## fir_7_7
module fir_7_7(
    input clk,
    input rst,
    input [7:0] weight_data,
    input [2:0] weight_idx,
    input weight_valid,
    output weight_ready,
    input [7:0] input_data,
    input input_valid,
    output input_ready,
    output [15:0] output_data,
    input output_ready,
    output output_valid 
    );
export LEC_CHECK = 0
export ABC_AREA = 1
export CAP_MARGIN = 30
export CORE_ASPECT_RATIO = 1.7
export CORE_MARGIN = 8
export CORE_UTILIZATION = 50
export CTS_CLUSTER_DIAMETER = 319
export CTS_CLUSTER_SIZE = 98
export GPL_TIMING_DRIVEN = 0
export MAX_ROUTING_LAYER = met5
export PLACE_DENSITY = 0.4
export SETUP_SLACK_MARGIN = 0.24
export SLEW_MARGIN = 20
export TNS_END_PERCENT = 35
create_clock -name core_clock -period 9.18 [get_ports {clk}]
run.sh (not shown) runs the stock make flow with config.mk's settings and CLKGATE_MAP_FILE=.
The starting point ran to the end with no violations.
Then changed:
==> flow/config.mk (replaced) <==
export PLATFORM = sky130hd
export DESIGN_NAME = fir_7_7
export DESIGN_NICKNAME = fir_7_7
export VERILOG_FILES = /design/flow/design.v
export SDC_FILE = /design/flow/constraint.sdc
export NUM_CORES = 4
export LEC_CHECK = 0
export ABC_AREA = 1
export CAP_MARGIN = 20
export CORE_MARGIN = 2
export CORE_UTILIZATION = 54
export CTS_CLUSTER_DIAMETER = 163
export CTS_CLUSTER_SIZE = 98
export SLEW_MARGIN = 20
==> flow/constraint.sdc (replaced) <==
create_clock -name core_clock -period 4.34 [get_ports {clk}]
set_input_delay 0.8680 -clock core_clock [delete_from_list [all_inputs] [get_ports {clk}]]
set_output_delay 0.8680 -clock core_clock [all_outputs]
set_load 0.01 [all_outputs]
Result: This time the run ran to the end with violations: setup timing. Via count climbs by 5.4%. Wire length came out lower by about 2.2%. Synthesized cell count stays the same. Area after synthesis is unchanged. Non-clock buffer count increases by 132. Global-route usage climbs by 4.4 points.
Then changed:
--- a/flow/config.mk
+++ b/flow/config.mk
@@ -10,5 +10,6 @@
 export CORE_MARGIN = 2
-export CORE_UTILIZATION = 54
+export CORE_UTILIZATION = 72
 export CTS_CLUSTER_DIAMETER = 163
 export CTS_CLUSTER_SIZE = 98
+export PLACE_DENSITY = 0.38
 export SLEW_MARGIN = 20
==> flow/constraint.sdc (replaced) <==
create_clock -name core_clock -period 6.93 [get_ports {clk}]
set_input_delay 1.3860 -clock core_clock [delete_from_list [all_inputs] [get_ports {clk}]]
set_output_delay 1.3860 -clock core_clock [all_outputs]
set_load 0.01 [all_outputs]
The changed run completed without violations.
Clock-buffer cell count came out higher by 7.
Synthesized cell count stays the same.
Cell count came out lower by a little under a tenth.
Die area came out lower by a quarter to a third.
Final area came out lower by a little under a tenth.
Routed wire length came out lower by a few percent.
Critical path depth came out lower by 4.
Worst setup slack gains 2.5 ns.


Starting RTL as in the previous note.
==> flow/config.mk <==
export PLATFORM = sky130hd
export DESIGN_NAME = fir_7_7
export DESIGN_NICKNAME = fir_7_7
export VERILOG_FILES = /design/flow/design.v
export SDC_FILE = /design/flow/constraint.sdc
export NUM_CORES = 4
export LEC_CHECK = 0
export ABC_AREA = 1
export CAP_MARGIN = 10
export CORE_MARGIN = 2
export CORE_UTILIZATION = 72
export CTS_CLUSTER_DIAMETER = 319
export GPL_TIMING_DRIVEN = 1
export HOLD_SLACK_MARGIN = 0.29
export MAX_ROUTING_LAYER = met5
export PLACE_DENSITY = 0.69
export SETUP_SLACK_MARGIN = 0.58
export SLEW_MARGIN = 20
==> flow/constraint.sdc <==
create_clock -name core_clock -period 6.37 [get_ports {clk}]
set_input_delay 1.2740 -clock core_clock [delete_from_list [all_inputs] [get_ports {clk}]]
set_output_delay 1.2740 -clock core_clock [all_outputs]
set_load 0.01 [all_outputs]
The baseline produced a layout that fails on setup timing.
==> next run, changes <==
ABC_AREA = unset   (was 1)
CAP_MARGIN = 20   (was 10)
CTS_CLUSTER_DIAMETER = 59   (was 319)
GPL_TIMING_DRIVEN = unset   (was 1)
HOLD_SLACK_MARGIN = unset   (was 0.29)
MAX_ROUTING_LAYER = unset   (was met5)
PLACE_DENSITY = unset   (was 0.69)
SETUP_SLACK_MARGIN = unset   (was 0.58)
clock period = 5.05 ns   (was 6.37 ns; I/O delays follow)
Effect: The changed run ran to the end with violations: setup timing; clock power went up by well over a third; clock-buffer cell count stays the same; design area went down by a few percent; setup slack degrades by 1.6 ns; first-iteration DRC count went down by about a fifth; die area went down by a few percent; non-clock buffer count went up by 14; power went down by well over a third; global-route usage went up by 1.3 points.


The RTL this note starts from:
==> flow/design.v <==
`timescale 1ns / 1ps
module fir_7_7(
    input clk,
    input rst,
    input [7:0] weight_data,
    input [2:0] weight_idx,
    input weight_valid,
    output weight_ready,
    input [7:0] input_data,
    input input_valid,
    output input_ready,
    output [15:0] output_data,
    input output_ready,
    output output_valid 
    );
    reg i_ready;
    reg w_ready;
    assign input_ready = i_ready;
    assign weight_ready = w_ready;
    wire [15:0] products [6:0];
    wire [15:0] sums [ 5:0];
    reg [7:0] inputs [6:0];
    reg [7:0] weights [6:0];
    reg [15:0] result;
    assign output_data = result;
    reg output_valid_delay;
    reg output_valid_r;
    assign output_valid = output_valid_r;
    always@(posedge clk)
    begin
        if(input_valid & input_ready)
            output_valid_delay <= 1;
        else
            output_valid_delay <= 0;
        output_valid_r <= output_valid_delay;
    end
    always@(posedge clk)
    begin
        if(rst)
        begin
            inputs[0] <= 0;
            inputs[1] <= 0;
            inputs[2] <= 0;
            inputs[3] <= 0;
            inputs[4] <= 0;
            inputs[5] <= 0;
            inputs[6] <= 0;
            weights[0] <= 0;
            weights[1] <= 0;
            weights[2] <= 0;
            weights[3] <= 0;
            weights[4] <= 0;
            weights[5] <= 0;
            weights[6] <= 0;
            result <= 0;
            i_ready <= 0;
            w_ready <= 0;
        end else begin
            i_ready <= 1;
            w_ready <= 1;
            if(weight_ready & weight_valid)begin
                weights[weight_idx] <= weight_data;
            end
            if(input_valid & input_ready)begin
                inputs[0] <= input_data;
                inputs[1] <= inputs[0];
                inputs[2] <= inputs[1];
                inputs[3] <= inputs[2];
                inputs[4] <= inputs[3];
                inputs[5] <= inputs[4];
                inputs[6] <= inputs[5];
            end
            if(output_valid & output_ready)begin
                result <= sums[5];
            end
        end
    end
    multiplier m0(inputs[0], weights[0], products[0]);
    multiplier m1(inputs[1], weights[1], products[1]);
    multiplier m2(inputs[2], weights[2], products[2]);
    multiplier m3(inputs[3], weights[3], products[3]);
    multiplier m4(inputs[4], weights[4], products[4]);
    multiplier m5(inputs[5], weights[5], products[5]);
    multiplier m6(inputs[6], weights[6], products[6]);
    adder a0(products[0], products[1], sums[0]);
    adder a1(products[2], products[3], sums[1]);
    adder a2(products[4], products[5], sums[2]);
    adder a3(products[6], sums[0], sums[3]);
    adder a4(sums[1], sums[2], sums[4]);
    adder a5(sums[3], sums[4], sums[5]);
endmodule
module adder(
    input [15:0] addend1,
    input [15:0] addend2,
    output [15:0] sum
    );
    assign sum = addend1 + addend2;
endmodule
module multiplier(
    input [7:0] weight_data,
    input [7:0] input_data,
    output [15:0] product
    );
    assign product = weight_data * input_data;
endmodule
clock: 8.0 ns
lec_check: 0
abc_area: 1
cap_margin: 20
core_margin: 2
core_utilization: 51
cts_cluster_diameter: 178
cts_cluster_size: 98
place_density: 0.4
setup_slack_margin: 2.36
slew_margin: 0
Rerun with:
Settings changed: ABC_AREA 1 to not set, CORE_UTILIZATION 51 to 40, SETUP_SLACK_MARGIN 2.36 to -0.76.
After rerunning:
- The new run went through all stages and came out clean
- sequential power came out lower by roughly a tenth
- via count came out lower by roughly a tenth
- hold slack loses 0.0044 ns
- wire length came out higher slightly
- final cell count came out lower by roughly a tenth
- cell area came out lower by a few percent
- clock power came out lower by roughly a tenth
- clock skew barely changes
Rerun with:
Settings changed: ABC_AREA set to 1, CORE_ASPECT_RATIO set to 1.91, CTS_CLUSTER_DIAMETER 178 to 235, CTS_CLUSTER_SIZE 98 to 60, PLACE_DENSITY 0.4 to 0.63, SETUP_SLACK_MARGIN -0.76 to not set, SLEW_MARGIN 0 to 5.
After rerunning: The new run completed with no timing, DRC or antenna violations; final cell count is higher by 13%; via count increases by 15%; maximum frequency is higher by 1.5%.
Rerun with:
Settings changed: ABC_AREA 1 to not set, CORE_ASPECT_RATIO 1.91 to 0.5, CORE_UTILIZATION 40 to 28, CTS_CLUSTER_DIAMETER 235 to 178, CTS_CLUSTER_SIZE 60 to 98, PLACE_DENSITY 0.63 to 0.4, SETUP_SLACK_MARGIN set to -0.76, SLEW_MARGIN 5 to 0.
Result: The new run ran to the end with no violations; fmax fell by 1.6%; global-route usage drops by 6.2 points; core utilization goes down by 12 points.
Rerun with:
Settings changed: ABC_AREA set to 1, CORE_ASPECT_RATIO 0.5 to 1.91, CORE_UTILIZATION 28 to 19, CTS_CLUSTER_DIAMETER 178 to 235, CTS_CLUSTER_SIZE 98 to 87, GPL_ROUTABILITY_DRIVEN set to 0, PLACE_DENSITY 0.4 to not set, PLACE_DENSITY_LB_ADDON set to 0.27, SETUP_SLACK_MARGIN -0.76 to not set, SLEW_MARGIN 0 to 35.
Register-to-register slack improved by 0.15 ns.
Utilization fell by 9.7 points.
Clock skew grows by 0.0066 ns.
Non-clock buffer count falls by 2.
Hold slack is about the same.
First-iteration DRC count drops by 24%.
Rerun with:
Settings changed: CORE_UTILIZATION 19 to 40, CTS_CLUSTER_SIZE 87 to 53, PLACE_DENSITY set to 0.63, PLACE_DENSITY_LB_ADDON 0.27 to not set, SLEW_MARGIN 35 to 5.
Result:
- The new run finished with timing, DRC and antenna clean
- hold slack degrades by 0.012 ns
- final area went down by 5.0%
- global-route usage came out higher by 10 points
- worst setup slack improved by 0.17 ns
- combinational power shrinks by about 3%
- maximum frequency goes up by 2.4%
- final cell count is lower by 20%


Starts from the design.v that is shown in full above.
make LEC_CHECK=0 ABC_AREA=1 CAP_MARGIN=20 CORE_MARGIN=3 CORE_UTILIZATION=40 CTS_CLUSTER_DIAMETER=235 CTS_CLUSTER_SIZE=22 PLACE_DENSITY=0.63 SLEW_MARGIN=5 finish   # period 8.0 ns
The first run completed with no timing, DRC or antenna violations.
Next try:
ABC_AREA = default   (was 1)
CORE_MARGIN = 2   (was 3)
CORE_UTILIZATION = 61   (was 40)
CTS_CLUSTER_DIAMETER = default   (was 235)
CTS_CLUSTER_SIZE = 76   (was 22)
HOLD_SLACK_MARGIN = -0.05   (was default)
MAX_ROUTING_LAYER = met4   (was default)
PLACE_DENSITY = default   (was 0.63)
PLACE_DENSITY_LB_ADDON = 0.08   (was default)
SLEW_MARGIN = 30   (was 5)
=> Global-route usage went up by 13 points. Core utilization is higher by 22 points. Setup slack loses 350 ps. Total power fell by 45%. Wire length went down by 9.7%. Synthesized area came out lower by 4.5%. Via count is lower by 9.3%. Cell count decreases by 20%. Sequential share of layout area came out higher by 0.59 points.
Next try:
CORE_UTILIZATION = 40   (was 61)
CTS_CLUSTER_SIZE = default   (was 76)
HOLD_SLACK_MARGIN = default   (was -0.05)
MAX_ROUTING_LAYER = default   (was met4)
PLACE_DENSITY_LB_ADDON = default   (was 0.08)
SLEW_MARGIN = 20   (was 30)
After rerunning: The new run ran to the end with no violations. Combinational power goes up by a few percent. Power came out lower by a few percent. Routed wire length grows by a few percent. Sequential share of layout area falls by 0.18 points. Maximum frequency goes down slightly. Clock power went down by a few percent. Area after synthesis does not change. Via count goes down slightly. Worst setup slack got worse by 36 ps.
Next try:
CORE_UTILIZATION = 61   (was 40)
CTS_CLUSTER_SIZE = 76   (was default)
HOLD_SLACK_MARGIN = -0.05   (was default)
MAX_ROUTING_LAYER = met4   (was default)
PLACE_DENSITY_LB_ADDON = 0.08   (was default)
SETUP_SLACK_MARGIN = 1.15   (was default)
SLEW_MARGIN = 0   (was 20)
TNS_END_PERCENT = 50   (was default)
What happened: Non-clock buffer count rose by 64. Hold slack hardly moves. Wire length fell by 0.76%. Design area rose by 2.2%. Via count rose by 4.3%.
Next try:
CORE_MARGIN = 3   (was 2)
CORE_UTILIZATION = 40   (was 61)
CTS_CLUSTER_SIZE = default   (was 76)
HOLD_SLACK_MARGIN = default   (was -0.05)
MAX_ROUTING_LAYER = default   (was met4)
PLACE_DENSITY = 0.63   (was default)
PLACE_DENSITY_LB_ADDON = default   (was 0.08)
SETUP_SLACK_MARGIN = default   (was 1.15)
SLEW_MARGIN = 5   (was 0)
TNS_END_PERCENT = default   (was 50)
The changed run passed the timing, DRC and antenna checks.
Wire length rises slightly.
Sequential share of layout area is about the same.
Count of clock-buffer cells in the layout falls by 2.
Critical path depth falls by 2.
Core utilization falls by 24 points.
Synthesized area does not change.
Power is estimated from default activity; no workload was simulated.
